[design/flow/design.v]
module p_datapath
	(clk, counter, data_ina, data_inb, data_rdy,key_ina, key_inb, cipher_out);
input clk, data_ina, data_inb;
input [1:0] data_rdy;
input [7:0] counter;
input [63:0] key_ina, key_inb;	
output [127:0] cipher_out;
wire [63:0] Xout_a, Xout_b, Yout_a, Yout_b;
data_share2 share_a(.clk(clk), .data_rdy(data_rdy), .counter(counter[0]), .data_in(data_ina), 
						 .key_in(key_ina), .X_out(Xout_a), .Y_out(Yout_a), .Y_in(Yout_b));				 
data_share2 share_b(.clk(clk), .data_rdy(data_rdy), .counter(counter[0]), .data_in(data_inb), 
						 .key_in(key_inb), .X_out(Xout_b), .Y_out(Yout_b), .Y_in(Yout_a));
wire [127:0] res1, res2;
reg sel1, sel2;
always @(*) begin
	if (134 <= counter) begin
		sel1 <= 1;
		sel2 <= 1;
	end
	else begin		
		sel1 <= 0;
		sel2 <= 0;
	end
end
quick_mux_128 SHARE_A_OUT_MUX_128( .in1({Xout_a, Yout_a}), .in2(128'd0), .out(res1), .sel(sel1) );
quick_mux_128 SHARE_B_OUT_MUX_128( .in1({Xout_b, Yout_b}), .in2(128'd0), .out(res2), .sel(sel2) );
assign cipher_out = res1 ^ res2;
endmodule  
module data_share2(clk, data_rdy, counter, data_in,key_in, X_out, Y_out, Y_in);
input clk, counter, data_in;
input [63:0] key_in;
input [1:0] data_rdy;	
input [63:0] Y_in;
output [63:0] X_out, Y_out;
reg [63:0] X, Y;
wire [63:0] XL1_1, XL2_1, XL8_1;
assign XL1_1 = {X[62:0], X[63]}; 
assign XL2_1 = {X[61:0], X[63:62]}; 
assign XL8_1 = {X[55:0], X[63:56]}; 
wire [63:0] YL1_1, YL8_2;
assign YL1_1 = {Y[62:0], Y[63]}; 
assign YL8_2 = {Y_in[55:0], Y_in[63:56]}; 
wire [63:0] sout1, sout2;
sub1 s1(Y, XL2_1, XL8_1, XL1_1, sout1);
sub1 s2(X, key_in, YL1_1, YL8_2, sout2);
always@(posedge clk)
begin
   if(data_rdy ==1) begin
		{X, Y} <= {data_in, X, Y[63:1]};
	end
	else if(data_rdy ==3) begin			
		if (counter == 1'b0) begin							
			X <= sout1 ;
			Y <= X;
		end
		else begin
			X <= sout2;
		end
	end
end
assign X_out = X;
assign Y_out = Y;
endmodule
module sub1(i1, i2, i3, i4, o1);
input [63:0] i1, i2, i3, i4;
output [63:0] o1;
wire [63:0] andout;
and4 a1(i3[3:0], i4[3:0], andout[3:0]);
and4 a2(i3[7:4], i4[7:4], andout[7:4]);
and4 a3(i3[11:8], i4[11:8], andout[11:8]);
and4 a4(i3[15:12], i4[15:12], andout[15:12]);
and4 a5(i3[19:16], i4[19:16], andout[19:16]);
and4 a6(i3[23:20], i4[23:20], andout[23:20]);
and4 a7(i3[27:24], i4[27:24], andout[27:24]);
and4 a8(i3[31:28], i4[31:28], andout[31:28]);
and4 a9(i3[35:32], i4[35:32], andout[35:32]);
and4 a10(i3[39:36], i4[39:36], andout[39:36]);
and4 a11(i3[43:40], i4[43:40], andout[43:40]);
and4 a12(i3[47:44], i4[47:44], andout[47:44]);
and4 a13(i3[51:48], i4[51:48], andout[51:48]);
and4 a14(i3[55:52], i4[55:52], andout[55:52]);
and4 a15(i3[59:56], i4[59:56], andout[59:56]);
and4 a16(i3[63:60], i4[63:60], andout[63:60]);
assign o1 = i1 ^ i2 ^ andout;
endmodule
module and4(a1, a2, andout);
input [3:0] a1,a2;
output [3:0] andout;
assign andout = a1 & a2;
endmodule
module quick_mux_128(in1, in2, out, sel);
input [127:0] in1,in2;
input sel;
output [127:0] out;
assign out = sel?(in1):in2;
endmodule	
`timescale 1ns / 1ps
module p_keysch10(clk, counter, data_in, data_rdy, key_out);
input clk, data_in;
input [1:0] data_rdy;
input [7:0] counter;
output [63:0] key_out;
reg [63:0] KX, KY;
localparam [0:67] Z = 68'b10101111011100000011010010011000101000010001111110010110110011101011;
localparam [63:0] c = 64'hfffffffffffffffc;
always@(posedge clk)
begin
	if(data_rdy == 2) begin
		{KX, KY} <= {data_in, KX, KY[63:1]};
	end
	else if(data_rdy == 3) begin
		if(counter[0] == 1'b1) begin
			KX <= c ^ Z[counter[7:1]] ^ KY ^ {KX[2:0],KX[63:3]} ^ {KX[3:0],KX[63:4]};
			KY <= KX;
		end
	end
end
assign key_out = KY ;
endmodule
`timescale 1ns / 1ps
module p_keysch11(clk, counter, data_in, data_rdy, key_out);
input clk, data_in;
input [1:0] data_rdy;
input [7:0] counter;
output [63:0] key_out;
reg [63:0] KX, KY;
always@(posedge clk)
begin
	if(data_rdy ==2) begin
		{KX, KY} <= {data_in, KX, KY[63:1]};
	end
	else if(data_rdy ==3) begin
		if(counter[0] == 1'b1) begin
			KX <= KY ^ {KX[2:0],KX[63:3]} ^ {KX[3:0],KX[63:4]};
			KY <= KX;
		end
	end
end
assign key_out = KY ;
endmodule
`timescale 1ns / 1ps
module simon2share(clk, data_ina, data_inb, data_rdy, cipher_out, Done);
input clk;
input data_ina, data_inb;
input [1:0] data_rdy;
output [127:0] cipher_out;
output reg Done;
reg [7:0] counter;
wire [63:0] keya, keyb;
always@(posedge clk)
begin
	if(data_rdy==0) begin
		counter <= 0;
	end
	else if(data_rdy ==3) begin			
		counter <= counter + 1;
	end
end
always @(posedge clk) begin
	if(data_rdy == 3 && (counter == 135))
		Done <= 1;			
	else
		Done <= 0;
end
p_datapath mydatapath(.clk(clk), .counter(counter), 
							 .data_ina(data_ina), .data_inb(data_inb),
							 .data_rdy(data_rdy), 
							 .key_ina(keya), .key_inb(keyb), 
							 .cipher_out(cipher_out));
p_keysch10 mykeysch_a(.clk(clk), .counter(counter), 
							 .data_in(data_ina), .data_rdy(data_rdy), .key_out(keya));
p_keysch11 mykeysch_b(.clk(clk), .counter(counter), 
							 .data_in(data_inb), .data_rdy(data_rdy), .key_out(keyb));						 
endmodule
[design/flow/run.sh]
#!/bin/bash
# the make line also repeats each setting of config.mk as NAME=value (left out here)
make -C /OpenROAD-flow-scripts/flow DESIGN_CONFIG=/design/flow/config.mk WORK_HOME=/design/flow/orfs CLKGATE_MAP_FILE= finish
[design/flow/config.mk]
export PLATFORM = sky130hd
export DESIGN_NAME = simon2share
export DESIGN_NICKNAME = simon2share
export VERILOG_FILES = /design/flow/design.v
export SDC_FILE = /design/flow/constraint.sdc
export NUM_CORES = 4
export LEC_CHECK = 0
export CAP_MARGIN = 15
export CELL_PAD_IN_SITES_GLOBAL_PLACEMENT = 0
export CORE_MARGIN = 2
export CORE_UTILIZATION = 66
export CTS_CLUSTER_DIAMETER = 323
export MAX_ROUTING_LAYER = met4
export SETUP_SLACK_MARGIN = 0.33
export SLEW_MARGIN = 20
[design/flow/constraint.sdc]
create_clock -name core_clock -period 3.17 [get_ports {clk}]
set_input_delay 0.6340 -clock core_clock [delete_from_list [all_inputs] [get_ports {clk}]]
set_output_delay 0.6340 -clock core_clock [all_outputs]
set_load 0.01 [all_outputs]
==> run summary, run 1 <==
Outcome: complete, no violations
Design Power: 0.0331 W
Die height: 227 µm
Aoi share: 6.41%
Final Skew: 0.0183 ns
Max-cap viol count: 0
Worst Reg-to-Reg Cells: 8
Delay of the slowest cell on the worst path: 0.50 ns
PortBufs: 133
Fmax: 330 MHz
I/O Pins: 134
Final max-slew violation count: 0
Sequential fraction of the synthesis area: 47.6%
WP data arrival: 2.39 ns
Clock Power Share: 20.9%
Flip-flops with a built-in enable: 512
CP max FO: 31
Worst slew pin tran: 1.24 ns
Setup TNS: 0 ns
Final hold vios: 0
Fill cells: 3483
WP buf/inv: 2
Min-Delay Path Class: in2reg
Routed wire length: 89.7 mm
DRC Markers: 0
Antenna violations before repair: 0
Synth warn: 5
Placed cell area: 34700 µm²
Adder Area Share: 0.153%
Drt pass-1 iters: 6
Worst-path clk slew: 0.06 ns
Fraction of registers with async set or reset after synthesis: 0%
Largest Pwr Group: registers
Total combinational power: 0.0117 W
Cell type with the largest total area: edfxtp_1
Syn_nets: 3448
Most numerous cell in the Yosys netlist: nand2_1
PwrDens: 893 nW/µm²
DR vias: 24500
Standard-cell row count: 81
Die Area: 51300 µm²
First-pass GRT wire length: 137 mm
Final Cycle Share: 95.5%
Hold_buf cts: 0
Setup-failing EPs final: 0
Largest cells by area: edfxtp_1, xnor2_1, nand2_1
Core footprint: 49000 µm²
Area growth syn-to-layout: 13.4%
H-tree depth: 2
Post-synth regs: 521
Area fraction of the dominant cell type after synthesis: 47.0%
Post-DRT Antenna Nets: 0
Tool warnings: 37
Yosys cell types: 40
DRT iter0 DRCs: 3000
Clk root buf: clkbuf_16
Main flop type after synthesis: edfxtp_1
Clk latency late pin: 0.62 ns
P_leak: 14.1 nW
Hold Path Sink: counter[1]$_SDFFE_PN0P_
Kind of critical path: reg2out
Clk. pwr: 0.00692 W
Synth Cell Area: 32700 µm²
Nets@finish: 3456
Routability cong.: 0.914
GRT overflow: 0
Chip Width: 227 µm
DR WL/cell: 21.6 µm
Pin count of the biggest net entering global routing: 260
Vias in the first global route: 23400
Reg-to-reg endpoint: mykeysch_a.KX[0]$_DFFE_PP_
Post-Syn Instances: 3439
Synth Area in XOR/XNOR: 24.2%
Clk buf depth: 3
Worst Setup SP: counter[3]$_SDFFE_PN0P_
# Cells Yosys: 3439
Sw Share: 37.3%
Crit path max-delay cell type: clkdlybuf4s50_1
Critical path depth in cells: 6
Global Route Usage Sum: 35.8%
R2R setup slack: 0.55 ns
Worst r2r src: counter[3]$_SDFFE_PN0P_
Num CTS Buffers: 57
Mux frac, synth: 4.47%
Maximum vdd drop: 0.725 mV
Top cells by count, synth: nand2_1, xnor2_1, edfxtp_1
Post-DR vias/cell: 5.89
Syn Area/Cell: 9.51 µm²
TritonCTS clock tree: built
Crit path max-delay family: simple AND/OR/NAND/NOR gates
CTS Sinks: 521
Yosys stat chip area: 32700 µm²
Critical Path RT: 2.54 ns
Simple Share, Synth: 13.9%
Reg power frac: 43.6%
Post-DP HPWL: 59.7 mm
Internal: 0.0208 W
Ant diodes: 0
Worst-path cell chain: nor4_4 > nand2_2 > nand2_8 > buf_16 > nor2_1 > clkdlybuf4s50_1
Design area: 37100 µm²
Main logic family: XOR/XNOR gates
Relative slew slack: 17.6%
Hold path startpoint: data_rdy[0]
Placed insts: 4016
Worst setup EP type: primary output
Post-route minimum period: 3.03 ns
Switch Pwr: 0.0123 W
CP endpoint: cipher_out[26]
Comb pwr share: 35.5%
Worst setup SP type: flop
Final hold slack: 0.346 ns
Starting Density: 66.8%
Finished Layout Cells: 4156
WHS Path Cells: 3
P_seq: 0.0145 W
RSZ-0062 raised after global routing: yes
per-layer routing:
| layer | vias to the layer above | wire length [µm] | GRT usage (%) |
|---|---|---|---|
| met5 | - | 0 | - |
| met4 | 0 | 2830 | 12.2 |
| li1 | 11300 | - | - |
| met3 | 184 | 8040 | 5.66 |
| met1 | 11800 | 36700 | 48.1 |
| met2 | 1213 | 42100 | 55.8 |
final cells by class:
cell class	count	area (µm²)	share of cell area, %
Clock inverter	30	342	0.921
Tap cell	664	831	2.24
Sequential cell	521	15600	42.0
Inverter	3	13.8	0.0371
Timing Repair Buffer	228	2560	6.91
Clock buffer	74	1570	4.24
Multi-Input combinational cell	2636	16200	43.7
what timing repair did:
item | in CTS | in global routing
endpoints found under the setup margin | 128 | 128
pin swaps | 7 | 1
cloned | 7 | 2
resized | 169 | 113
setup buffers | 19 | 8
through the flow:
step                util, %  worst slack, ns
floorplan                 -            -2.46
global placement       70.8            0.514
detailed placement     70.8            0.422
CTS                    75.6           0.0494
global route           75.7           0.0792
finish                 75.7            0.144
==> run 2, diff against run 1 <==
- CAP_MARGIN: 15 -> 40
- CELL_PAD_IN_SITES_GLOBAL_PLACEMENT: 0 -> default
- CORE_UTILIZATION: 66 -> 72
- CTS_CLUSTER_DIAMETER: 323 -> default
- CTS_CLUSTER_SIZE: default -> 14
- MAX_ROUTING_LAYER: met4 -> default
- PLACE_DENSITY: default -> 0.6
- SETUP_SLACK_MARGIN: 0.33 -> 0.36
- clock period: 3.17 -> 2.5 ns (I/O delays scaled with it)
==> run summary, run 2 <==
Outcome: failed layout checks
Layout Check Fails: negative setup slack
Clk. pwr: 0.00891 W (+29%)
Reg-to-reg endpoint: mykeysch_a.KX[0]$_DFFE_PP_
Antenna violations before repair: 1 (+1)
DRT iter0 DRCs: 4394 (+46%)
Drt pass-1 iters: 8 (+2)
Yosys stat chip area: 32700 µm² (unchanged)
P_seq: 0.0172 W (+19%)
Largest cells by area: edfxtp_1, xnor2_1, nand2_1
Synth warn: 5 (unchanged)
Worst slew pin tran: 1.15 ns (-0.0889 ns)
Area fraction of the dominant cell type after synthesis: 47.0% (unchanged)
RSZ-0062 raised after global routing: yes
Main logic family: XOR/XNOR gates
R2R setup slack: 0.30 ns (-0.25 ns)
Num CTS Buffers: 55 (-3.5%)
WHS Path Cells: 2 (-1)
Adder Area Share: 0.153% (unchanged)
Design area: 39000 µm² (+5.1%)
Fraction of registers with async set or reset after synthesis: 0% (unchanged)
First-pass GRT wire length: 148 mm (+8.2%)
Hold Path Sink: counter[2]$_SDFFE_PN0P_
Worst-path cell chain: nor4_4 > nand2_2 > nand2_8 > buf_12 > buf_16 > buf_8 > buf_6 > buf_8 > buf_6 > nor2_4 > buf_6
Hold_buf cts: 0 (unchanged)
Worst-path clk slew: 0.06 ns (about the same)
Post-synth regs: 521 (unchanged)
Flip-flops with a built-in enable: 512 (unchanged)
WP buf/inv: 7 (+5)
Routed wire length: 101 mm (+13%)
GRT overflow: 0 (unchanged)
CTS Sinks: 521 (unchanged)
PortBufs: 133 (unchanged)
Global Route Usage Sum: 40.9% (+5.1 points)
Switch Pwr: 0.0176 W (+43%)
Synth Cell Area: 32700 µm² (unchanged)
Top cells by count, synth: nand2_1, xnor2_1, edfxtp_1
Post-DRT Antenna Nets: 0 (unchanged)
Starting Density: 72.5% (+5.7 points)
DR vias: 27000 (+10%)
Clk latency late pin: 0.63 ns (about the same)
Worst r2r src: counter[4]$_SDFFE_PN0P_
DR WL/cell: 23.8 µm (+10%)
Critical Path RT: 2.00 ns (-0.54 ns)
Crit path top cell by count: buf_6
Post-DP HPWL: 64.5 mm (+8.0%)
Mux frac, synth: 4.47% (unchanged)
Sw Share: 39.5% (+2.2 points)
# Cells Yosys: 3439 (unchanged)
I/O Pins: 134 (unchanged)
Area growth syn-to-layout: 19.2%
Final max-slew violation count: 0 (unchanged)
Clk buf depth: 3 (unchanged)
Crit path max-delay family: buffers and inverters
Syn_nets: 3448 (unchanged)
Chip Width: 217 µm (-4.2%)
Min-Delay Path Class: in2reg
P_leak: 14.5 nW (+3.0%)
Setup TNS: -31.34 ns (-31.34 ns)
PwrDens: 1140 nW/µm² (+28%)
Largest Pwr Group: combinational logic
Aoi share: 6.41% (unchanged)
TritonCTS clock tree: built
CP endpoint: cipher_out[43]
Placed cell area: 36100 µm² (+4.3%)
Relative slew slack: 23.6% (+5.9 points)
Tool warnings: 38 (+2.7%)
Post-DR vias/cell: 6.35 (+7.9%)
Synth Area in XOR/XNOR: 24.2% (unchanged)
Final hold vios: 0 (unchanged)
Critical path depth in cells: 11 (+5)
Pin count of the biggest net entering global routing: 139 (-47%)
Final Skew: 0.0207 ns (+0.00243 ns)
Reg power frac: 38.4% (-5.2 points)
Sequential fraction of the synthesis area: 47.6% (unchanged)
Ant diodes: 0 (unchanged)
Worst Reg-to-Reg Cells: 8 (unchanged)
Cell type with the largest total area: edfxtp_1
Post-Syn Instances: 3439 (unchanged)
Syn Area/Cell: 9.51 µm² (unchanged)
DRC Markers: 0 (unchanged)
Kind of critical path: reg2out
Standard-cell row count: 78 (-3.7%)
Simple Share, Synth: 13.9% (unchanged)
Internal: 0.0270 W (+30%)
Worst Setup SP: counter[3]$_SDFFE_PN0P_
Vias in the first global route: 25500 (+9.2%)
Post-route minimum period: 2.88 ns
Main flop type after synthesis: edfxtp_1
Max-cap viol count: 0 (unchanged)
Die height: 217 µm (-4.2%)
WP data arrival: 2.38 ns (about the same)
H-tree depth: 2 (unchanged)
Comb pwr share: 41.6% (+6.1 points)
Hold path startpoint: data_rdy[0]
Die Area: 47100 µm² (-8.2%)
Clk root buf: clkbuf_16
Most numerous cell in the Yosys netlist: nand2_1
Nets@finish: 3620 (+4.7%)
Clock Power Share: 20.0% (-0.9 points)
Fin worst setup slack: -0.383 ns (-0.527 ns)
CP max FO: 6 (-81%)
Core footprint: 45100 µm² (-7.9%)
Final Cycle Share: 115% (+20 points)
Worst setup EP type: primary output
Maximum vdd drop: 0.822 mV (+13%)
Crit path max-delay cell type: dfxtp_4
Yosys cell types: 40 (unchanged)
Routability cong.: 0.942 (+3.0%)
Setup-failing EPs final: 128 (+128)
Worst setup SP type: flop
Delay of the slowest cell on the worst path: 0.36 ns (-0.14 ns)
Fmax: 347 MHz
Total combinational power: 0.0186 W (+59%)
[run 2: area by class of cell]
class                           instances  area [µm²]
Clock buffer                           63        1450
Inverter                                3        18.8
Fill cell                            2273        6120
Timing Repair Buffer                  394        3900
Sequential cell                       521       15600
Clock inverter                         39         457
Multi-Input combinational cell       2636       16800
Tap cell                              600         751
[run 2: stage by stage]
| stage | hold slack [ns] | instances | util (%) | total power [W] | worst slack [ns] |
|---|---|---|---|---|---|
| 6_report | 0.236 | 4256 | 86.4 | 0.0446 | -0.383 |
| 5_1_grt | 0.239 | 4256 | 86.4 | 0.0463 | -0.430 |
| 4_1_cts | 0.186 | 4215 | 84.6 | 0.0435 | -0.506 |
| 3_5_place_dp | 0.599 | 4095 | 80.2 | 0.0343 | 0.0484 |
| 3_3_place_gp | 0.585 | 4095 | 80.2 | 0.0336 | 0.0703 |
| 2_1_floorplan | 0.556 | 3439 | - | 0.0292 | -2.99 |
[run 2: metal layers]
metal | track usage (%) | share of wire, % | wire, µm
met3 | 7.24 | 12 | 12500
met4 | 16.0 | 4.8 | 4890
met2 | 66.9 | 47 | 47800
met5 | 0 | 0 | 0
met1 | 54.7 | 36 | 36000
[run 2: timing repair]
action	4_1_cts	5_1_grt
setup buffers	17	36
cloned	1	5
pin swaps	9	54
resized	291	310
setup endpoints to repair	129	176
==> run 3, diff against run 2 <==
- CAP_MARGIN: 40 -> 5
- CTS_CLUSTER_SIZE: 14 -> 32
- MAX_ROUTING_LAYER: default -> met4
- PLACE_DENSITY: 0.6 -> 0.4
- SETUP_SLACK_MARGIN: 0.36 -> 0.51
- clock period: 2.5 -> 3.61 ns (I/O delays scaled with it)
==> run summary, run 3 <==
Outcome: complete, no violations
Worst Setup SP: counter[0]$_SDFFE_PN0P_
Maximum vdd drop: 0.533 mV (-35%)
Worst setup EP type: primary output
Routability cong.: 0.969 (+2.9%)
Largest cells by area: edfxtp_1, xnor2_1, nand2_1
Main logic family: XOR/XNOR gates
Sw Share: 37.8% (-1.7 points)
H-tree depth: 2 (unchanged)
P_leak: 13.8 nW (-5.1%)
Placed cell area: 34400 µm² (-4.8%)
Post-synth regs: 521 (unchanged)
Post-route minimum period: 3.23 ns
Final Util: 81.1% (-5.3 points)
WHS Path Cells: 3 (+1)
Yosys stat chip area: 32700 µm² (unchanged)
Synth Area in XOR/XNOR: 24.2% (unchanged)
Main flop type after synthesis: edfxtp_1
Design Power: 0.0285 W (-36%)
DRC Markers: 0 (unchanged)
Fraction of registers with async set or reset after synthesis: 0% (unchanged)
PwrDens: 779 nW/µm² (-32%)
Yosys cell types: 40 (unchanged)
Comb pwr share: 35.7% (-5.9 points)
Worst Reg-to-Reg Cells: 4 (-4)
Crit path max-delay cell type: clkdlybuf4s50_1
Post-DRT Antenna Nets: 0 (unchanged)
Die Area: 47100 µm² (unchanged)
GRT overflow: 0 (unchanged)
Flip-flops with a built-in enable: 512 (unchanged)
Max-cap viol count: 0 (unchanged)
Adder Area Share: 0.153% (unchanged)
TritonCTS clock tree: built
Worst-path cell chain: inv_2 > ha_2 > o21ai_2 > nand2_4 > buf_6 > nand2_8 > nor2_1 > clkdlybuf4s50_1
Routed wire length: 88.1 mm (-13%)
Global Route Usage Sum: 38.4% (-2.6 points)
Antenna violations before repair: 1 (unchanged)
Final max-slew violation count: 0 (unchanged)
Kind of critical path: reg2out
Core footprint: 45100 µm² (unchanged)
DR WL/cell: 21.6 µm (-8.9%)
WP data arrival: 2.51 ns (+0.13 ns)
Final hold vios: 0 (unchanged)
R2R setup slack: 0.89 ns (+0.59 ns)
Total combinational power: 0.0102 W (-45%)
Post-DP HPWL: 58.5 mm (-9.3%)
Reg power frac: 44.7% (+6.3 points)
Tool warnings: 37 (-2.6%)
Critical path depth in cells: 8 (-3)
PortBufs: 133 (unchanged)
Worst-path clk slew: 0.06 ns (about the same)
Syn Area/Cell: 9.51 µm² (unchanged)
Switch Pwr: 0.0108 W (-39%)
Sequential fraction of the synthesis area: 47.6% (unchanged)
Crit path max-delay family: buffers and inverters
Clk buf depth: 3 (unchanged)
Worst setup SP type: flop
Drt pass-1 iters: 6 (-2)
Fmax: 310 MHz
Min-Delay Path Class: in2reg
Standard-cell row count: 78 (unchanged)
Area fraction of the dominant cell type after synthesis: 47.0% (unchanged)
Synth warn: 5 (unchanged)
Final Cycle Share: 89.5% (-26 points)
Synth Cell Area: 32700 µm² (unchanged)
P_seq: 0.0127 W (-26%)
Pin count of the biggest net entering global routing: 114 (-18%)
Setup-failing EPs final: 0 (-100%)
Num CTS Buffers: 56 (+1.8%)
Internal: 0.0177 W (-34%)
Clk latency late pin: 0.61 ns (-0.02 ns)
Clk. pwr: 0.00557 W (-37%)
DRT iter0 DRCs: 3304 (-25%)
Aoi share: 6.41% (unchanged)
Mux frac, synth: 4.47% (unchanged)
Relative slew slack: 28.9% (+5.4 points)
WP buf/inv: 3 (-4)
Delay of the slowest cell on the worst path: 0.58 ns (+0.22 ns)
Vias in the first global route: 23800 (-6.5%)
Cell type with the largest total area: edfxtp_1
Design area: 36600 µm² (-6.2%)
CTS Sinks: 521 (unchanged)
First-pass GRT wire length: 136 mm (-8.3%)
Reg-to-reg endpoint: mydatapath.share_a.X[43]$_DFFE_PP_
Nets@finish: 3436 (-5.1%)
Placed insts: 3948 (-3.6%)
Syn_nets: 3448 (unchanged)
Clk root buf: clkbuf_16
Simple Share, Synth: 13.9% (unchanged)
Largest Pwr Group: registers
Final Skew: 0.0183 ns (-0.00238 ns)
Worst slew pin tran: 1.07 ns (-0.0805 ns)
Worst r2r src: counter[0]$_SDFFE_PN0P_
Area growth syn-to-layout: 11.8%
RSZ-0062 raised after global routing: yes
Die height: 217 µm (unchanged)
Hold path startpoint: data_rdy[0]
# Cells Yosys: 3439 (unchanged)
CP endpoint: cipher_out[4]
Post-DR vias/cell: 6.09 (-4.0%)
Top cells by count, synth: nand2_1, xnor2_1, edfxtp_1
Post-Syn Instances: 3439 (unchanged)
Critical Path RT: 2.89 ns (+0.89 ns)
DR vias: 24800 (-8.2%)
I/O Pins: 134 (unchanged)
Hold Path Sink: counter[1]$_SDFFE_PN0P_
Chip Width: 217 µm (unchanged)
Setup TNS: 0 ns (+31.34 ns)
CP max FO: 11 (+5)
Starting Density: 72.5% (unchanged)
Clock Power Share: 19.6% (-0.4 points)
Most numerous cell in the Yosys netlist: nand2_1
Finished Layout Cells: 4072 (-4.3%)
run 3: metal layers:
layer | up-vias | track usage, % | routed length (µm)
met4 | 0 | 14.2 | 3240
met1 | 11900 | 51.4 | 34700
li1 | 11200 | - | -
met5 | - | - | 0
met2 | 1395 | 59.6 | 41800
met3 | 253 | 6.01 | 8450
run 3: timing repair:
action | in CTS | in global routing
gates cloned | 9 | 1
gates resized | 122 | 54
pin swaps | 1 | 1
hold buffers | 0 | 0
setup buffers | 6 | 5
setup endpoints to repair | 128 | 121
run 3: metrics by stage:
stage	setup slack [ns]	hold slack [ns]
floorplan	-2.11	0.553
detailed placement	0.421	0.601
CTS	0.275	0.402
finish	0.380	0.426
global route	0.323	0.429
global placement	0.571	0.597
run 3: layout make-up:
cell class	count	area (µm²)
Timing Repair Buffer	205	2210
Clock buffer	73	1490
Sequential cell	521	15600
Multi-Input combinational cell	2640	16300
Inverter	3	11.3
Tap cell	600	751
Antenna cell	1	2.50
Clock inverter	29	230
Fill cell	2809	8520
==> run 4, diff against run 3 <==
- ABC_AREA: default -> 1
- CAP_MARGIN: 5 -> 0
- CTS_CLUSTER_SIZE: 32 -> 13
- MAX_ROUTING_LAYER: met4 -> default
- PLACE_DENSITY: 0.4 -> 0.6
- SETUP_SLACK_MARGIN: 0.51 -> -0.12
- clock period: 3.61 -> 2.19 ns (I/O delays scaled with it)
==> run summary, run 4 <==
Outcome: failed layout checks
Layout Check Fails: negative setup slack
Antenna violations before repair: 0 (-1)
DRC Markers: 0 (unchanged)
Final hold slack: 0.186 ns (-0.239 ns)
Largest cells by area: edfxtp_1, nand2_1, xor2_1
Syn_nets: 3995 (+16%)
CP max FO: 9 (-2)
Area fraction of the dominant cell type after synthesis: 46.0% (-1.1 points)
Fmax: 359 MHz
Critical path depth in cells: 9 (+1)
Chip Width: 220 µm (+1.1%)
Final Util: 84.8% (+3.7 points)
Clk. pwr: 0.0101 W (+81%)
Final Cycle Share: 127% (+38 points)
RSZ-0062 raised after global routing: yes
Area growth syn-to-layout: 15.6%
Switch Pwr: 0.0171 W (+59%)
Cell type with the largest total area: edfxtp_1
Simple Share, Synth: 18.9% (+5.1 points)
Syn Area/Cell: 8.39 µm² (-12%)
DR WL/cell: 22.3 µm (+3.2%)
CTS Sinks: 521 (unchanged)
# Cells Yosys: 3986 (+16%)
Top cells by count, synth: nand2_1, edfxtp_1, xor2_1
Global Route Usage Sum: 44.6% (+6.2 points)
Tool warnings: 39 (+5.4%)
P_leak: 16.8 nW (+22%)
Routed wire length: 108 mm (+23%)
PortBufs: 133 (unchanged)
Crit path top cell by count: buf_6
Post-Syn Instances: 3986 (+16%)
Min-Delay Path Class: in2reg
Critical Path RT: 1.75 ns (-1.14 ns)
Flip-flops with a built-in enable: 512 (unchanged)
Setup-failing EPs final: 130 (+130)
H-tree depth: 2 (unchanged)
Aoi share: 13.7% (+7.3 points)
Drt pass-1 iters: 7 (+1)
WP data arrival: 2.35 ns (-0.16 ns)
Sequential fraction of the synthesis area: 46.5% (-1.1 points)
Synth warn: 5 (unchanged)
Post-DR vias/cell: 6.40 (+5.1%)
Crit path max-delay cell type: dfxtp_2
CP endpoint: cipher_out[19]
Internal: 0.0263 W (+48%)
DR vias: 31000 (+25%)
Worst-path cell chain: nor2_4 > nand3_4 > nor3_4 > a21oi_4 > buf_12 > buf_6 > buf_6 > nor3b_4 > buf_2
Comb pwr share: 36.6% (+0.9 points)
Most numerous cell in the Yosys netlist: nand2_1
Ant diodes: 0 (-1)
Pin count of the biggest net entering global routing: 134 (+18%)
Adder Area Share: 0.150% (-0.0035 points)
GRT overflow: 0 (unchanged)
Post-route minimum period: 2.79 ns
Worst setup SP type: flop
WHS Path Cells: 3 (unchanged)
Hold Path Sink: counter[3]$_SDFFE_PN0P_
Num CTS Buffers: 55 (-1.8%)
Worst Setup SP: counter[5]$_SDFFE_PN0P_
Total combinational power: 0.0159 W (+56%)
Post-DP HPWL: 74.1 mm (+27%)
Reg power frac: 40.1% (-4.6 points)
Clk root buf: clkbuf_16
Reg-to-reg endpoint: mydatapath.share_a.X[37]$_DFFE_PP_
Largest Pwr Group: registers
Clk buf depth: 3 (unchanged)
Synth Area in XOR/XNOR: 13.5% (-11 points)
Vias in the first global route: 30000 (+26%)
Die height: 220 µm (+1.1%)
Hold path startpoint: data_rdy[0]
Routability cong.: 0.986 (+1.8%)
Yosys stat chip area: 33500 µm² (+2.3%)
WP buf/inv: 4 (+1)
PwrDens: 1120 nW/µm² (+44%)
Sw Share: 39.5% (+1.7 points)
Worst setup EP type: primary output
Relative slew slack: 44.8% (+16 points)
Yosys cell types: 35 (-13%)
Delay of the slowest cell on the worst path: 0.33 ns (-0.25 ns)
Starting Density: 73.4% (+0.88 points)
First-pass GRT wire length: 165 mm (+21%)
Hold_buf cts: 0 (unchanged)
Max-cap viol count: 0 (unchanged)
Die Area: 48200 µm² (+2.3%)
Post-DRT Antenna Nets: 0 (unchanged)
Final max-slew violation count: 0 (unchanged)
I/O Pins: 134 (unchanged)
Final Skew: 0.0325 ns (+0.0142 ns)
DRT iter0 DRCs: 4938 (+49%)
Final hold vios: 0 (unchanged)
R2R setup slack: -0.01 ns (-0.90 ns)
Crit path max-delay family: simple AND/OR/NAND/NOR gates
Standard-cell row count: 78 (unchanged)
Fin worst setup slack: -0.597 ns (-0.977 ns)
Kind of critical path: reg2out
Clock Power Share: 23.3% (+3.7 points)
Main flop type after synthesis: edfxtp_1
Nets@finish: 4201 (+22%)
P_seq: 0.0174 W (+37%)
Fraction of registers with async set or reset after synthesis: 0% (unchanged)
Fill cells: 2530 (-9.9%)
TritonCTS clock tree: built
Worst Reg-to-Reg Cells: 6 (+2)
Post-synth regs: 521 (unchanged)
Worst slew pin tran: 0.829 ns (-0.237 ns)
Worst-path clk slew: 0.06 ns (about the same)
Maximum vdd drop: 0.931 mV (+75%)
Clk latency late pin: 0.64 ns (+0.03 ns)
Synth Cell Area: 33500 µm² (+2.3%)
Main logic family: simple AND/OR/NAND/NOR gates
Core footprint: 45600 µm² (+1.1%)
Worst r2r src: counter[0]$_SDFFE_PN0P_
Mux frac, synth: 0% (-4.5 points)
[run 4: layout make-up]
| type | count | area [µm²] | area share [%] |
|---|---|---|---|
| clock buffer | 67 | 1440 | 3.73 |
| clock inverter | 37 | 440 | 1.14 |
| inverter | 311 | 1180 | 3.05 |
| multi-input combinational | 2869 | 15800 | 40.8 |
| sequential | 521 | 15600 | 40.2 |
| tap | 600 | 751 | 1.94 |
| timing repair buffer | 434 | 3510 | 9.09 |
[run 4: per-layer routing]
metal	global-route usage, %	vias up	routed length [µm]
met5	0	-	0
met4	22.7	0	6050
met3	10.8	522	14400
met2	71.6	2460	50000
met1	56.5	14300	37600
li1	-	13700	-
[run 4: stage by stage]
step | total power [W] | setup WS (ns) | TNS, ns | std cells | instance area, µm²
final | 0.0434 | -0.597 | -61.24 | 4839 | 38700
after global routing | 0.0452 | -0.635 | -69.36 | 4839 | 38700
after floorplan | 0.0268 | -3.03 | -926.35 | 3986 | 33500
after global placement | 0.0314 | -0.206 | -17.35 | 4719 | 36900
after detailed placement | 0.0322 | -0.237 | -23.58 | 4719 | 36900
after CTS | 0.0425 | -0.663 | -66.97 | 4838 | 38600
[run 4: repair_timing]
action	CTS	global route
pin swaps	0	7
setup endpoints to repair	128	151
gates cloned	1	1
buffers inserted	14	2
resized	374	215
==> run 5, diff against run 4 <==
- CAP_MARGIN: 0 -> 5
- CELL_PAD_IN_SITES_DETAIL_PLACEMENT: default -> 0
- CORE_UTILIZATION: 72 -> 28
- CTS_CLUSTER_DIAMETER: default -> 245
- CTS_CLUSTER_SIZE: 13 -> default
- GPL_ROUTABILITY_DRIVEN: default -> 0
- GPL_TIMING_DRIVEN: default -> 1
- MIN_ROUTING_LAYER: default -> met1
- PLACE_DENSITY: 0.6 -> 0.36
- SETUP_SLACK_MARGIN: -0.12 -> 0.73
- SLEW_MARGIN: 20 -> 35
- clock period: 2.19 -> 2.56 ns (I/O delays scaled with it)
==> run summary, run 5 <==
Clock Power Share: 25.4% (+2.1 points)
Internal: 0.0229 W (-13%)
Main logic family: simple AND/OR/NAND/NOR gates
Cell type with the largest total area: edfxtp_1
CTS Sinks: 521 (unchanged)
CP max FO: 8 (-1)
Critical Path RT: 2.05 ns (+0.30 ns)
Final Cycle Share: 114% (-13 points)
Worst-path clk slew: 0.06 ns (about the same)
Clk root buf: clkbuf_16
Ant diodes: 0 (unchanged)
Aoi share: 13.7% (unchanged)
Drt pass-1 iters: 5 (-2)
Worst r2r src: counter[0]$_SDFFE_PN0P_
Max-cap viol count: 0 (unchanged)
Setup-failing EPs final: 128 (-1.5%)
I/O Pins: 134 (unchanged)
Standard-cell row count: 126 (+62%)
Kind of critical path: reg2out
Num CTS Buffers: 72 (+31%)
PwrDens: 940 nW/µm² (-16%)
CP endpoint: cipher_out[81]
H-tree depth: 3 (+1)
Top cells by count, synth: nand2_1, edfxtp_1, xor2_1
Area growth syn-to-layout: 20.8%
Syn Area/Cell: 8.39 µm² (unchanged)
Synth warn: 5 (unchanged)
Worst setup EP type: primary output
Synth Area in XOR/XNOR: 13.5% (unchanged)
Fraction of registers with async set or reset after synthesis: 0% (unchanged)
RSZ-0062 raised after global routing: yes
Outcome: failed layout checks
Final max-slew violation count: 0 (unchanged)
Worst Reg-to-Reg Cells: 5 (-1)
Main flop type after synthesis: edfxtp_1
DR WL/cell: 22.3 µm (-0.26%)
Hold path startpoint: data_rdy[0]
Post-DRT Antenna Nets: 0 (unchanged)
Chip Width: 350 µm (+59%)
Clk buf depth: 3 (unchanged)
Worst slew pin tran: 0.714 ns (-0.115 ns)
TritonCTS clock tree: built
Fin worst setup slack: -0.361 ns (+0.236 ns)
Flip-flops with a built-in enable: 512 (unchanged)
Final Skew: 0.0120 ns (-0.0205 ns)
Simple Share, Synth: 18.9% (unchanged)
Antenna violations before repair: 0 (unchanged)
Total combinational power: 0.0128 W (-19%)
GRT overflow: 0 (unchanged)
Yosys cell types: 35 (unchanged)
Largest cells by area: edfxtp_1, nand2_1, xor2_1
Most numerous cell in the Yosys netlist: nand2_1
Worst Setup SP: counter[5]$_SDFFE_PN0P_
Tool warnings: 35 (-10%)
Post-DP HPWL: 92.9 mm (+25%)
WHS Path Cells: 2 (-1)
Final Util: 34.2% (-51 points)
Post-route minimum period: 2.92 ns
Min-Delay Path Class: in2reg
PortBufs: 133 (unchanged)
Global Route Usage Sum: 20.7% (-24 points)
Core footprint: 118000 µm² (+160%)
P_seq: 0.0155 W (-10%)
Post-Syn Instances: 3986 (unchanged)
Sequential fraction of the synthesis area: 46.5% (unchanged)
Layout Check Fails: negative setup slack
Comb pwr share: 33.8% (-2.8 points)
Final hold vios: 0 (unchanged)
DR vias: 27900 (-10%)
Post-DR vias/cell: 4.82 (-25%)
Worst setup SP type: flop
Die height: 350 µm (+59%)
First-pass GRT wire length: 188 mm (+13%)
Die Area: 122000 µm² (+150%)
Reg power frac: 40.8% (+0.7 points)
Crit path max-delay cell type: dfxtp_2
WP buf/inv: 4 (unchanged)
Yosys stat chip area: 33500 µm² (unchanged)
Mux frac, synth: 0% (unchanged)
Hold Path Sink: mydatapath.share_b.X[2]$_DFFE_PP_
Routed wire length: 129 mm (+19%)
P_leak: 17.1 nW (+2.0%)
Crit path max-delay family: buffers and inverters
Maximum vdd drop: 0.475 mV (-49%)
# Cells Yosys: 3986 (unchanged)
Synth Cell Area: 33500 µm² (unchanged)
Delay of the slowest cell on the worst path: 0.33 ns (about the same)
Crit path top cell by count: buf_12
Largest Pwr Group: registers
R2R setup slack: 0.56 ns (+0.57 ns)
Nets@finish: 4202 (+0.024%)
Clk. pwr: 0.00965 W (-4%)
Switch Pwr: 0.0151 W (-12%)
Vias in the first global route: 27300 (-9.0%)
Pin count of the biggest net entering global routing: 137 (+2.2%)
WP data arrival: 2.41 ns (+0.06 ns)
Area fraction of the dominant cell type after synthesis: 46.0% (unchanged)
Reg-to-reg endpoint: mydatapath.share_b.X[39]$_DFFE_PP_
Starting Density: 28.3% (-45 points)
Fmax: 342 MHz
Final hold slack: 0.399 ns (+0.213 ns)
Clk latency late pin: 0.63 ns (about the same)
Adder Area Share: 0.150% (unchanged)
Syn_nets: 3995 (unchanged)
Sw Share: 39.7% (+0.22 points)
Post-synth regs: 521 (unchanged)
DRC Markers: 0 (unchanged)
Critical path depth in cells: 10 (+1)
Relative slew slack: 52.4% (+7.6 points)
Worst-path cell chain: nor2_4 > nand3_4 > nand2_4 > o31ai_4 > a21oi_4 > buf_12 > buf_12 > buf_8 > a21oi_1 > dlygate4sd2_1
DRT iter0 DRCs: 2419 (-51%)
run 5: area by class of cell:
class | instances | area [µm²]
clock buffers | 99 | 1970
clock inverters | 30 | 191
fillers | 12500 | 77800
inverters | 311 | 1190
multi-input cells | 2869 | 15900
flip-flops and latches | 521 | 15600
well taps | 1536 | 1920
repair buffers | 418 | 3650
run 5: routing by layer:
metal	GRT usage [%]	vias to the layer above	share of wire, %
li1	-	13700	-
met1	28.9	13400	47
met2	33.0	567	46
met3	2.86	180	3.9
met4	6.84	0	3.3
met5	0	-	0
run 5: repair_timing:
item                       CTS  global route
hold buffers                 0             0
gates cloned                 1             2
resized                    188           398
setup buffers                2            45
hold endpoints to repair     0             0
pin swaps                    2            15
setup endpoints to repair  206           323
run 5: metrics by stage:
stage / setup WS [ns] / power [W] / cells / instance area (µm²) / TNS (ns)
after floorplan: -2.71 / 0.0229 / 3986 / 33500 / -808.89
after global placement: -0.118 / 0.0284 / 5605 / 37700 / -0.303
after detailed placement: -0.110 / 0.0283 / 5605 / 37700 / -0.523
after CTS: -0.617 / 0.0382 / 5737 / 39800 / -48.59
after global routing: -0.471 / 0.0405 / 5784 / 40400 / -42.98
final: -0.361 / 0.0380 / 5784 / 40400 / -30.26
==> run 6, diff against run 5 <==
- ABC_AREA: 1 -> default
- CAP_MARGIN: 5 -> 20
- CELL_PAD_IN_SITES_DETAIL_PLACEMENT: 0 -> default
- CORE_UTILIZATION: 28 -> 70
- CTS_CLUSTER_DIAMETER: 245 -> default
- CTS_CLUSTER_SIZE: default -> 37
- GPL_ROUTABILITY_DRIVEN: 0 -> default
- GPL_TIMING_DRIVEN: 1 -> default
- MIN_ROUTING_LAYER: met1 -> default
- PLACE_DENSITY: 0.36 -> 0.6
- SETUP_SLACK_MARGIN: 0.73 -> 0.63
- SLEW_MARGIN: 35 -> 20
- clock period: 2.56 -> 3.37 ns (I/O delays scaled with it)
==> run summary, run 6 <==
Worst setup SP type: flop
CTS Sinks: 521 (unchanged)
Clock Power Share: 20.0% (-5.4 points)
Crit path max-delay family: buffers and inverters
Clk root buf: clkbuf_16
H-tree depth: 2 (-1)
WP buf/inv: 5 (+1)
Critical path depth in cells: 10 (unchanged)
Setup-failing EPs final: 0 (-100%)
Core footprint: 46400 µm² (-61%)
Yosys cell types: 40 (+14%)
Flip-flops with a built-in enable: 512 (unchanged)
Worst Setup SP: counter[1]$_SDFFE_PN0P_
Pre-CTS setup slack: 0.586 ns (+0.696 ns)
PortBufs: 133 (unchanged)
CP endpoint: cipher_out[28]
CP max FO: 8 (unchanged)
Syn_nets: 3448 (-14%)
Sw Share: 37.9% (-1.8 points)
Area growth syn-to-layout: 13.1%
Ant diodes: 0 (unchanged)
Min-Delay Path Class: in2reg
Area fraction of the dominant cell type after synthesis: 47.0% (+1.1 points)
Die Area: 48500 µm² (-60%)
Main flop type after synthesis: edfxtp_1
Vias in the first global route: 23100 (-15%)
Fraction of registers with async set or reset after synthesis: 0% (unchanged)
DR vias: 24700 (-11%)
Routed wire length: 88.1 mm (-32%)
WHS Path Cells: 3 (+1)
RSZ-0062 raised after global routing: yes
Switch Pwr: 0.0117 W (-23%)
Antenna violations before repair: 0 (unchanged)
Kind of critical path: reg2out
R2R setup slack: 0.83 ns (+0.27 ns)
Chip Width: 220 µm (-37%)
Maximum vdd drop: 0.565 mV (+19%)
Worst r2r src: counter[3]$_SDFFE_PN0P_
Final Util: 79.8% (+46 points)
Total combinational power: 0.0110 W (-10%)
Drt pass-1 iters: 5 (unchanged)
Die height: 220 µm (-37%)
WP data arrival: 2.38 ns (-0.03 ns)
Cell type with the largest total area: edfxtp_1
Post-DRT Antenna Nets: 0 (unchanged)
Clk buf depth: 3 (unchanged)
Relative slew slack: 28.0% (-24 points)
Placed insts: 3961 (-29%)
I/O Pins: 134 (unchanged)
Critical Path RT: 2.70 ns (+0.65 ns)
Outcome: complete, no violations
TritonCTS clock tree: built
Final Cycle Share: 90.6% (-23 points)
Standard-cell row count: 79 (-37%)
Final hold slack: 0.380 ns (-0.0186 ns)
Synth Area in XOR/XNOR: 24.2% (+11 points)
Tool warnings: 35 (unchanged)
Routability cong.: 0.913
Worst slew pin tran: 1.08 ns (+0.366 ns)
Starting Density: 70.5% (+42 points)
Worst-path cell chain: ha_4 > o21ai_2 > nand2_2 > nand2_8 > buf_4 > buf_12 > buf_4 > clkbuf_16 > nor2_1 > clkbuf_2
Worst-path clk slew: 0.07 ns (about the same)
Post-DR vias/cell: 6.03 (+25%)
Delay of the slowest cell on the worst path: 0.39 ns (+0.06 ns)
Worst Reg-to-Reg Cells: 8 (+3)
Post-route minimum period: 3.05 ns
Synth Cell Area: 32700 µm² (-2.3%)
Reg power frac: 44.3% (+3.5 points)
Final max-slew violation count: 0 (unchanged)
Finished Layout Cells: 4101 (-29%)
Fin worst setup slack: 0.317 ns (+0.677 ns)
Fmax: 328 MHz
Post-DP HPWL: 58.7 mm (-37%)
Main logic family: XOR/XNOR gates
# Cells Yosys: 3439 (-14%)
Comb pwr share: 35.7% (+1.9 points)
First-pass GRT wire length: 133 mm (-29%)
Post-synth regs: 521 (unchanged)
Post-Syn Instances: 3439 (-14%)
Crit path max-delay cell type: dfxtp_4
Crit path top cell by count: buf_4
P_seq: 0.0137 W (-10%)
Worst setup EP type: primary output
Most numerous cell in the Yosys netlist: nand2_1
Simple Share, Synth: 13.9% (-5.1 points)
Hold Path Sink: counter[1]$_SDFFE_PN0P_
Hold path startpoint: data_rdy[0]
Reg-to-reg endpoint: mykeysch_a.KX[0]$_DFFE_PP_
Clk. pwr: 0.00616 W (-36%)
Final hold vios: 0 (unchanged)
Sequential fraction of the synthesis area: 47.6% (+1.1 points)
Aoi share: 6.41% (-7.3 points)
Adder Area Share: 0.153% (+0.0035 points)
Syn Area/Cell: 9.51 µm² (+13%)
Pin count of the biggest net entering global routing: 260 (+90%)
Internal: 0.0192 W (-16%)
Global Route Usage Sum: 35.7% (+15 points)
Nets@finish: 3460 (-18%)
PwrDens: 833 nW/µm² (-11%)
Max-cap viol count: 0 (unchanged)
Largest cells by area: edfxtp_1, xnor2_1, nand2_1
Fill cells: 2967 (-76%)
Final Skew: 0.0169 ns (+0.00485 ns)
DRC Markers: 0 (unchanged)
Mux frac, synth: 4.47% (+4.5 points)
P_leak: 13.9 nW (-19%)
DR WL/cell: 21.5 µm (-3.5%)
Setup TNS: 0 ns (+30.26 ns)
GRT overflow: 0 (unchanged)
Clk latency late pin: 0.61 ns (-0.02 ns)
DRT iter0 DRCs: 3165 (+31%)
Synth warn: 5 (unchanged)
Num CTS Buffers: 55 (-24%)
Top cells by count, synth: nand2_1, xnor2_1, edfxtp_1
Largest Pwr Group: registers
Yosys stat chip area: 32700 µm² (-2.3%)
-- run 6: metal layers --
| metal | wire, µm | GRT usage [%] | up-vias |
|---|---|---|---|
| met2 | 41700 | 57.0 | 1363 |
| met3 | 8960 | 6.31 | 213 |
| met4 | 2840 | 11.3 | 0 |
| li1 | - | - | 11300 |
| met5 | 0 | 0 | - |
| met1 | 34600 | 50.0 | 11900 |
-- run 6: layout make-up --
cell class / instances / area, µm² / share of cell area (%)
multi-input combinational: 2636 / 16300 / 44.1
sequential: 521 / 15600 / 42.1
timing repair buffer: 234 / 2560 / 6.91
clock buffer: 60 / 1400 / 3.77
tap: 607 / 759 / 2.05
clock inverter: 40 / 379 / 1.02
inverter: 3 / 13.8 / 0.0372
-- run 6: stage by stage --
stage          instance area [µm²]  power [W]
6_report                     37000     0.0308
3_5_place_dp                 34500     0.0243
3_3_place_gp                 34500     0.0238
5_1_grt                      37000     0.0324
4_1_cts                      36600     0.0305
2_1_floorplan                32700     0.0214
-- run 6: timing repair --
action                                  in CTS  in global routing
gates resized                              161                199
pin swaps                                    6                 22
buffers inserted                            18                 13
endpoints found under the setup margin     128                128
cloned                                       6                  3
hold buffers                                 0                  0
==> run 7, diff against run 6 <==
- CORE_UTILIZATION: 70 -> 71
- CTS_CLUSTER_SIZE: 37 -> 32
- MAX_ROUTING_LAYER: default -> met4
- SETUP_SLACK_MARGIN: 0.63 -> 0.51
- clock period: 3.37 -> 3.86 ns (I/O delays scaled with it)
==> run summary, run 7 <==
Clk. pwr: 0.00512 W (-17%)
Final hold slack: 0.586 ns (+0.205 ns)
Die height: 219 µm (-0.70%)
CP endpoint: cipher_out[91]
Routability cong.: 0.943 (+3.3%)
DRT iter0 DRCs: 3054 (-3.5%)
Syn_nets: 3448 (unchanged)
Starting Density: 72.1% (+1.5 points)
Max-cap viol count: 0 (unchanged)
Sw Share: 37.9% (+0.071 points)
P_leak: 13.5 nW (-2.9%)
Yosys cell types: 40 (unchanged)
CP max FO: 60 (+52)
Hold path startpoint: counter[2]$_SDFFE_PN0P_
Area growth syn-to-layout: 10.9%
Largest cells by area: edfxtp_1, xnor2_1, nand2_1
Standard-cell row count: 78 (-1.3%)
Area fraction of the dominant cell type after synthesis: 47.0% (unchanged)
Global Route Usage Sum: 37.2% (+1.5 points)
Largest Pwr Group: registers
Delay of the slowest cell on the worst path: 0.50 ns (+0.11 ns)
Routed wire length: 86.8 mm (-1.6%)
I/O Pins: 134 (unchanged)
Synth Cell Area: 32700 µm² (unchanged)
Kind of critical path: reg2out
Finished Layout Cells: 4040 (-1.5%)
Fmax: 297 MHz
Final Skew: 0.0145 ns (-0.00242 ns)
Setup TNS: 0 ns (unchanged)
Main logic family: XOR/XNOR gates
Placed insts: 3940 (-0.53%)
Num CTS Buffers: 55 (unchanged)
CTS Sinks: 521 (unchanged)
Switch Pwr: 0.0101 W (-14%)
Worst setup EP type: primary output
Final Util: 79.9% (+0.11 points)
Core footprint: 45400 µm² (-2.1%)
DR vias: 24600 (-0.56%)
PortBufs: 133 (unchanged)
Ant diodes: 0 (unchanged)
Clk buf depth: 3 (unchanged)
Yosys stat chip area: 32700 µm² (unchanged)
Mux frac, synth: 4.47% (unchanged)
PwrDens: 732 nW/µm² (-12%)
Cell type with the largest total area: edfxtp_1
Internal: 0.0165 W (-14%)
Worst-path cell chain: inv_2 > ha_1 > o21ai_0 > nand2_1 > nand2_4 > buf_16 > nor2_1 > clkdlybuf4s50_1
Aoi share: 6.41% (unchanged)
Top cells by count, synth: nand2_1, xnor2_1, edfxtp_1
RSZ-0062 raised after global routing: yes
Post-DRT Antenna Nets: 0 (unchanged)
Nets@finish: 3413 (-1.4%)
Critical Path RT: 3.09 ns (+0.39 ns)
Simple Share, Synth: 13.9% (unchanged)
GRT overflow: 0 (unchanged)
Hold_buf cts: 0 (unchanged)
Clk latency late pin: 0.63 ns (+0.02 ns)
Final max-slew violation count: 0 (unchanged)
Sequential fraction of the synthesis area: 47.6% (unchanged)
Post-route minimum period: 3.37 ns
Die Area: 47800 µm² (-1.4%)
WP buf/inv: 3 (-2)
# Cells Yosys: 3439 (unchanged)
Post-DR vias/cell: 6.09 (+0.94%)
Chip Width: 219 µm (-0.70%)
Critical path depth in cells: 8 (-2)
Tool warnings: 35 (unchanged)
Outcome: complete, no violations
Worst slew pin tran: 1.10 ns (+0.0237 ns)
H-tree depth: 2 (unchanged)
Setup-failing EPs final: 0 (unchanged)
Synth warn: 5 (unchanged)
Post-Syn Instances: 3439 (unchanged)
Comb pwr share: 36.0% (+0.3 points)
P_seq: 0.0119 W (-10%)
Syn Area/Cell: 9.51 µm² (unchanged)
Flip-flops with a built-in enable: 512 (unchanged)
Adder Area Share: 0.153% (unchanged)
WP data arrival: 2.59 ns (+0.21 ns)
Worst Setup SP: counter[0]$_SDFFE_PN0P_
Vias in the first global route: 23700 (+2.7%)
TritonCTS clock tree: built
Post-DP HPWL: 58.4 mm (-0.49%)
Worst r2r src: counter[3]$_SDFFE_PN0P_
Pin count of the biggest net entering global routing: 260 (unchanged)
Relative slew slack: 26.4% (-1.6 points)
R2R setup slack: 1.38 ns (+0.55 ns)
Post-synth regs: 521 (unchanged)
Clk root buf: clkbuf_16
Worst Reg-to-Reg Cells: 7 (-1)
Clock Power Share: 19.3% (-0.7 points)
DRC Markers: 0 (unchanged)
Reg power frac: 44.7% (+0.4 points)
Maximum vdd drop: 0.528 mV (-6.5%)
Crit path max-delay cell type: clkdlybuf4s50_1
Min-Delay Path Class: reg2reg
Final hold vios: 0 (unchanged)
Crit path max-delay family: buffers and inverters
Most numerous cell in the Yosys netlist: nand2_1
Main flop type after synthesis: edfxtp_1
Antenna violations before repair: 0 (unchanged)
Total combinational power: 0.00957 W (-10%)
Final Cycle Share: 87.2% (-3.4 points)
Drt pass-1 iters: 6 (+1)
Worst setup SP type: flop
Worst-path clk slew: 0.06 ns (about the same)
Fraction of registers with async set or reset after synthesis: 0% (unchanged)
First-pass GRT wire length: 134 mm (+0.39%)
Synth Area in XOR/XNOR: 24.2% (unchanged)
Hold Path Sink: Done$_DFF_P_
DR WL/cell: 21.5 µm (about the same)
Reg-to-reg endpoint: mykeysch_a.KX[0]$_DFFE_PP_
WHS Path Cells: 2 (-1)
==> run 7: stage by stage <==
step           setup slack (ns)  instance area [µm²]  total power, W
4_1_cts                   0.495                36100          0.0264
6_report                  0.494                36300          0.0266
3_5_place_dp              0.714                34400          0.0212
3_3_place_gp              0.818                34400          0.0207
5_1_grt                   0.415                36300          0.0279
2_1_floorplan             -1.91                32700          0.0187
==> run 7: final cells by class <==
| class | instances | area, µm² |
|---|---|---|
| fill | 2950 | 9120 |
| multi-input combinational | 2636 | 16100 |
| timing repair buffer | 187 | 2160 |
| tap | 600 | 751 |
| clock inverter | 24 | 183 |
| inverter | 3 | 11.3 |
| clock buffer | 69 | 1470 |
| sequential | 521 | 15600 |
==> run 7: what timing repair did <==
| item | CTS | global route |
|---|---|---|
| gates cloned | 0 | 4 |
| resized | 13 | 38 |
| setup endpoints to repair | 128 | 127 |
| buffers inserted | 0 | 3 |
==> run 7: per-layer routing <==
layer / global-route usage, % / vias to the layer above / routed length [µm] / share of wire [%]
li1: - / 11200 / - / -
met1: 49.2 / 11700 / 33600 / 39
met2: 59.2 / 1446 / 41500 / 48
met3: 4.76 / 223 / 8800 / 10
met4: 13.5 / 0 / 2840 / 3.3
met5: - / - / 0 / 0
==> run 8, diff against run 7 <==
- CORE_ASPECT_RATIO: default -> 0.53
- CORE_UTILIZATION: 71 -> 38
- CTS_CLUSTER_SIZE: 32 -> default
- GPL_TIMING_DRIVEN: default -> 1
- MAX_ROUTING_LAYER: met4 -> default
- MIN_ROUTING_LAYER: default -> met2
- PLACE_DENSITY: 0.6 -> default
- PLACE_DENSITY_LB_ADDON: default -> 0.1
- SETUP_SLACK_MARGIN: 0.51 -> 1.31
- clock period: 3.86 -> 4.47 ns (I/O delays scaled with it)
==> run summary, run 8 <==
Hold path startpoint: counter[4]$_SDFFE_PN0P_
Clk latency late pin: 0.65 ns (+0.02 ns)
Area fraction of the dominant cell type after synthesis: 47.0% (unchanged)
Final Util: 44.5% (-35 points)
Area growth syn-to-layout: 16.2%
PwrDens: 632 nW/µm² (-14%)
Fmax: 293 MHz
Reg power frac: 45.2% (+0.5 points)
Post-Syn Instances: 3439 (unchanged)
Sw Share: 40.6% (+2.6 points)
Most numerous cell in the Yosys netlist: nand2_1
I/O Pins: 134 (unchanged)
Pin count of the biggest net entering global routing: 93 (-64%)
WHS Path Cells: 2 (unchanged)
Comb pwr share: 35.1% (-0.9 points)
Aoi share: 6.41% (unchanged)
Delay of the slowest cell on the worst path: 0.39 ns (-0.11 ns)
Cell type with the largest total area: edfxtp_1
Sequential fraction of the synthesis area: 47.6% (unchanged)
Worst setup EP type: primary output
Die height: 218 µm (-0.48%)
Routed wire length: 107 mm (+23%)
Critical Path RT: 3.58 ns (+0.49 ns)
Switch Pwr: 0.00975 W (-3.2%)
Routability cong.: 0.960 (+1.8%)
P_leak: 14.1 nW (+4.4%)
Worst slew pin tran: 1.20 ns (+0.0931 ns)
R2R setup slack: 1.82 ns (+0.44 ns)
DR vias: 32600 (+33%)
Max-cap viol count: 0 (unchanged)
Fin worst setup slack: 1.06 ns (+0.564 ns)
CP endpoint: cipher_out[55]
CTS Sinks: 521 (unchanged)
Worst Reg-to-Reg Cells: 5 (-2)
Worst setup SP type: flop
Outcome: complete, no violations
Clk root buf: clkbuf_16
Num CTS Buffers: 53 (-3.6%)
Core footprint: 85400 µm² (+88%)
Adder Area Share: 0.153% (unchanged)
Chip Width: 407 µm (+86%)
Largest cells by area: edfxtp_1, xnor2_1, nand2_1
DR WL/cell: 22.8 µm (+6.3%)
Global Route Usage Sum: 35.6% (-1.5 points)
Placed insts: 4500 (+14%)
Synth warn: 5 (unchanged)
Largest Pwr Group: registers
Clk buf depth: 3 (unchanged)
Final Skew: 0.0162 ns (+0.00169 ns)
Fraction of registers with async set or reset after synthesis: 0% (unchanged)
Final max-slew violation count: 0 (unchanged)
Yosys cell types: 40 (unchanged)
Main logic family: XOR/XNOR gates
# Cells Yosys: 3439 (unchanged)
Reg-to-reg endpoint: mydatapath.share_b.X[33]$_DFFE_PP_
Top cells by count, synth: nand2_1, xnor2_1, edfxtp_1
Worst r2r src: counter[0]$_SDFFE_PN0P_
Post-DP HPWL: 70.3 mm (+20%)
Die Area: 88500 µm² (+85%)
Syn Area/Cell: 9.51 µm² (unchanged)
Clock Power Share: 19.7% (+0.4 points)
Crit path max-delay family: buffers and inverters
Drt pass-1 iters: 12 (+6)
Main flop type after synthesis: edfxtp_1
Standard-cell row count: 78 (unchanged)
First-pass GRT wire length: 157 mm (+18%)
Synth Cell Area: 32700 µm² (unchanged)
Setup TNS: 0 ns (unchanged)
Nets@finish: 3471 (+1.7%)
Hold_buf cts: 0 (unchanged)
Maximum vdd drop: 0.311 mV (-41%)
Antenna violations before repair: 0 (unchanged)
H-tree depth: 2 (unchanged)
Starting Density: 38.3% (-34 points)
Kind of critical path: reg2out
Hold Path Sink: counter[4]$_SDFFE_PN0P_
Syn_nets: 3448 (unchanged)
DRT iter0 DRCs: 4937 (+62%)
Setup-failing EPs final: 0 (unchanged)
Clk. pwr: 0.00474 W (-7.4%)
Final hold vios: 0 (unchanged)
Total combinational power: 0.00843 W (-12%)
CP max FO: 5 (-92%)
Final Cycle Share: 76.3% (-11 points)
P_seq: 0.0109 W (-8%)
Vias in the first global route: 36000 (+52%)
Finished Layout Cells: 4668 (+16%)
TritonCTS clock tree: built
Worst-path cell chain: inv_4 > ha_4 > o21ai_4 > nand2_4 > nand2_8 > buf_8 > buf_12 > buf_12 > buf_16 > buf_8 > nor2_4 > buf_6
Synth Area in XOR/XNOR: 24.2% (unchanged)
Relative slew slack: 20.2% (-6.2 points)
Flip-flops with a built-in enable: 512 (unchanged)
WP buf/inv: 7 (+4)
RSZ-0062 raised after global routing: yes
Yosys stat chip area: 32700 µm² (unchanged)
DRC Markers: 0 (unchanged)
Mux frac, synth: 4.47% (unchanged)
Simple Share, Synth: 13.9% (unchanged)
Worst Setup SP: counter[0]$_SDFFE_PN0P_
Post-DR vias/cell: 6.98 (+15%)
Min-Delay Path Class: reg2reg
GRT overflow: 0 (unchanged)
Pre-CTS setup slack: 0.973 ns (+0.259 ns)
WP data arrival: 2.52 ns (-0.07 ns)
Critical path depth in cells: 12 (+4)
Worst-path clk slew: 0.08 ns (+0.02 ns)
Tool warnings: 31 (-11%)
Internal: 0.0143 W (-13%)
PortBufs: 133 (unchanged)
Crit path max-delay cell type: dfxtp_4
Post-DRT Antenna Nets: 0 (unchanged)
Post-synth regs: 521 (unchanged)
Post-route minimum period: 3.41 ns
run 8: area by class of cell:
type | count | area (µm²)
sequential | 521 | 15600
clock inverter | 39 | 342
clock buffer | 59 | 1350
antenna | 3 | 7.51
multi-input combinational | 2638 | 16500
inverter | 3 | 13.8
tap | 1160 | 1450
timing repair buffer | 245 | 2740
fill | 8189 | 47400
run 8: per-layer routing:
layer,vias to the layer above,track usage (%),part of all wire [%]
met5,-,15.8,1.5
met4,52,4.85,5.6
met3,755,56.7,50
met2,9301,35.5,43
met1,11200,-,0
li1,11200,-,-
run 8: timing repair:
| item | CTS | global route |
|---|---|---|
| setup buffers | 33 | 17 |
| resized | 334 | 185 |
| pin swaps | 25 | 28 |
| endpoints found under the setup margin | 128 | 128 |
| cloned | 13 | 4 |
run 8: metrics by stage:
| step | area, µm² | hold WS [ns] | total power (W) |
|---|---|---|---|
| 6_report | 38000 | 0.604 | 0.0240 |
| 5_1_grt | 38000 | 0.635 | 0.0253 |
| 4_1_cts | 37400 | 0.614 | 0.0234 |
| 3_5_place_dp | 35000 | 0.482 | 0.0186 |
| 3_3_place_gp | 35000 | 0.488 | 0.0185 |
| 2_1_floorplan | 32700 | 0.553 | 0.0161 |
==> run 9, diff against run 8 <==
- CORE_ASPECT_RATIO: 0.53 -> default
- CORE_UTILIZATION: 38 -> 60
- GPL_TIMING_DRIVEN: 1 -> default
- MIN_ROUTING_LAYER: met2 -> default
- PLACE_DENSITY: default -> 0.6
- PLACE_DENSITY_LB_ADDON: 0.1 -> default
- SETUP_SLACK_MARGIN: 1.31 -> default
- clock period: 4.47 -> 3.93 ns (I/O delays scaled with it)
==> run summary, run 9 <==
Simple Share, Synth: 13.9% (unchanged)
Pin count of the biggest net entering global routing: 108 (+16%)
Syn Area/Cell: 9.51 µm² (unchanged)
Met2 Track Usage GR: 49.4% (+14 points)
Min-Delay Path Class: reg2reg
Largest cells by area: edfxtp_1, xnor2_1, nand2_1
Total combinational power: 0.00915 W (+8.5%)
Clk root buf: clkbuf_16
Max-cap viol count: 0 (unchanged)
I/O Pins: 134 (unchanged)
Post-synth regs: 521 (unchanged)
Routability cong.: 0.889 (-7.4%)
Worst Setup SP: counter[3]$_SDFFE_PN0P_
Ant diodes: 0 (-3)
Fraction of registers with async set or reset after synthesis: 0% (unchanged)
Cell type with the largest total area: edfxtp_1
Standard-cell row count: 85 (+9.0%)
Largest Pwr Group: registers
Chip Width: 237 µm (-42%)
Worst-path clk slew: 0.06 ns (-0.02 ns)
Top cells by count, synth: nand2_1, xnor2_1, edfxtp_1
Crit path max-delay cell type: clkdlybuf4s50_1
Setup-failing EPs final: 0 (unchanged)
Clk. pwr: 0.00561 W (+18%)
Adder Area Share: 0.153% (unchanged)
Worst slew pin tran: 0.995 ns (-0.202 ns)
Synth Area in XOR/XNOR: 24.2% (unchanged)
Tool warnings: 35 (+13%)
WP buf/inv: 2 (-5)
Internal: 0.0167 W (+17%)
Die Area: 56400 µm² (-36%)
Core footprint: 53800 µm² (-37%)
CTS Sinks: 521 (unchanged)
First-pass GRT wire length: 134 mm (-15%)
Worst Reg-to-Reg Cells: 4 (-1)
Worst setup SP type: flop
R2R setup slack: 1.25 ns (-0.57 ns)
Yosys stat chip area: 32700 µm² (unchanged)
Drt pass-1 iters: 5 (-7)
Yosys cell types: 40 (unchanged)
Setup TNS: 0 ns (unchanged)
Worst setup EP type: primary output
Nets@finish: 3415 (-1.6%)
Reg power frac: 44.3% (-0.9 points)
Most numerous cell in the Yosys netlist: nand2_1
Starting Density: 60.8% (+22 points)
GR Util met1: 43.9% (+44 points)
Area growth syn-to-layout: 11.4%
WP data arrival: 2.92 ns (+0.40 ns)
Area fraction of the dominant cell type after synthesis: 47.0% (unchanged)
Sequential fraction of the synthesis area: 47.6% (unchanged)
Clk buf depth: 3 (unchanged)
Routed wire length: 86.3 mm (-19%)
FF+latch area: 15600 µm² (-0.13%)
Kind of critical path: reg2out
Final hold vios: 0 (unchanged)
DR vias: 23600 (-28%)
Post-DRT Antenna Nets: 0 (unchanged)
Syn_nets: 3448 (unchanged)
Num CTS Buffers: 57 (+7.5%)
Worst r2r src: counter[0]$_SDFFE_PN0P_
WHS Path Cells: 2 (unchanged)
Post-DR vias/cell: 5.68 (-19%)
Relative slew slack: 33.7% (+13 points)
Main flop type after synthesis: edfxtp_1
Postcts setup bufs: 0 (-100%)
Delay of the slowest cell on the worst path: 0.51 ns (+0.12 ns)
DRC Markers: 0 (unchanged)
Post-Syn Instances: 3439 (unchanged)
CP endpoint: cipher_out[84]
PortBufs: 133 (unchanged)
Hold path startpoint: mykeysch_b.KY[17]$_DFFE_PP_
# Cells Yosys: 3439 (unchanged)
Antenna violations before repair: 0 (unchanged)
Mux frac, synth: 4.47% (unchanged)
Fmax: 270 MHz
Final max-slew violation count: 0 (unchanged)
GRT overflow: 0 (unchanged)
Global Route Usage Sum: 30.6% (-5.0 points)
H-tree depth: 2 (unchanged)
CP max FO: 61 (+56)
Aoi share: 6.41% (unchanged)
Gate Area: 16100 µm² (-2.5%)
Flip-flops with a built-in enable: 512 (unchanged)
Critical Path RT: 3.14 ns (-0.44 ns)
Reg-to-reg endpoint: mydatapath.share_a.X[35]$_DFFE_PP_
P_leak: 12.9 nW (-8.1%)
RSZ-0062 raised after global routing: no
Synth Cell Area: 32700 µm² (unchanged)
Comb pwr share: 34.5% (-0.6 points)
Critical path depth in cells: 6 (-6)
Crit path max-delay family: simple AND/OR/NAND/NOR gates
Outcome: complete, no violations
Sw Share: 36.9% (-3.7 points)
Maximum vdd drop: 0.393 mV (+26%)
Post-route minimum period: 3.71 ns
DR WL/cell: 20.8 µm (-8.9%)
PwrDens: 728 nW/µm² (+15%)
Switch Pwr: 0.00979 W (+0.36%)
Clock Power Share: 21.2% (+1.5 points)
M3 GR Usage: 3.99% (-53 points)
Fill cells: 4320 (-47%)
Clk latency late pin: 0.61 ns (-0.04 ns)
Worst-path cell chain: nor4_1 > nand2_1 > nand2_4 > buf_6 > nor2_1 > clkdlybuf4s50_1
P_seq: 0.0117 W (+7%)
TritonCTS clock tree: built
GR peak layer: met2
Vias in the first global route: 22500 (-37%)
Hold Path Sink: mykeysch_b.KY[16]$_DFFE_PP_
Final Skew: 0.0125 ns (-0.00370 ns)
Final Cycle Share: 94.3% (+18 points)
Final hold slack: 0.619 ns (+0.0156 ns)
DRT iter0 DRCs: 2394 (-52%)
Post-DP HPWL: 60.5 mm (-14%)
Main logic family: XOR/XNOR gates
Synth warn: 5 (unchanged)
Die height: 237 µm (+9.1%)
run 9: repair_timing:
action / in CTS / in global routing
endpoints found under the setup margin: 0 / 61
resized: 0 / 1
hold buffers: 0 / 0
run 9: routing by layer:
layer,up-vias,share of wire (%)
met5,-,0
met4,0,2.2
met3,125,6.9
met2,878,47
met1,11400,44
li1,11200,-
run 9: final cells by class:
type,instances,area share [%]
clock buffers,67,4.02
repair buffers,187,5.43
well taps,696,2.39
inverters,3,0.0309
flip-flops and latches,521,42.7
multi-input cells,2636,44.2
clock inverters,36,1.21
run 9: metrics by stage:
step	power, W	area (µm²)	cells	utilization (%)	setup WS, ns
detailed placement	0.0208	34500	4043	64.2	0.713
CTS	0.0265	36400	4146	67.7	0.0489
floorplan	0.0184	32700	3439	-	-1.85
finish	0.0265	36400	4146	67.7	0.224
global placement	0.0206	34500	4043	64.2	0.850
global route	0.0280	36400	4146	67.7	0.0202
Power and IR drop assume default switching activity.
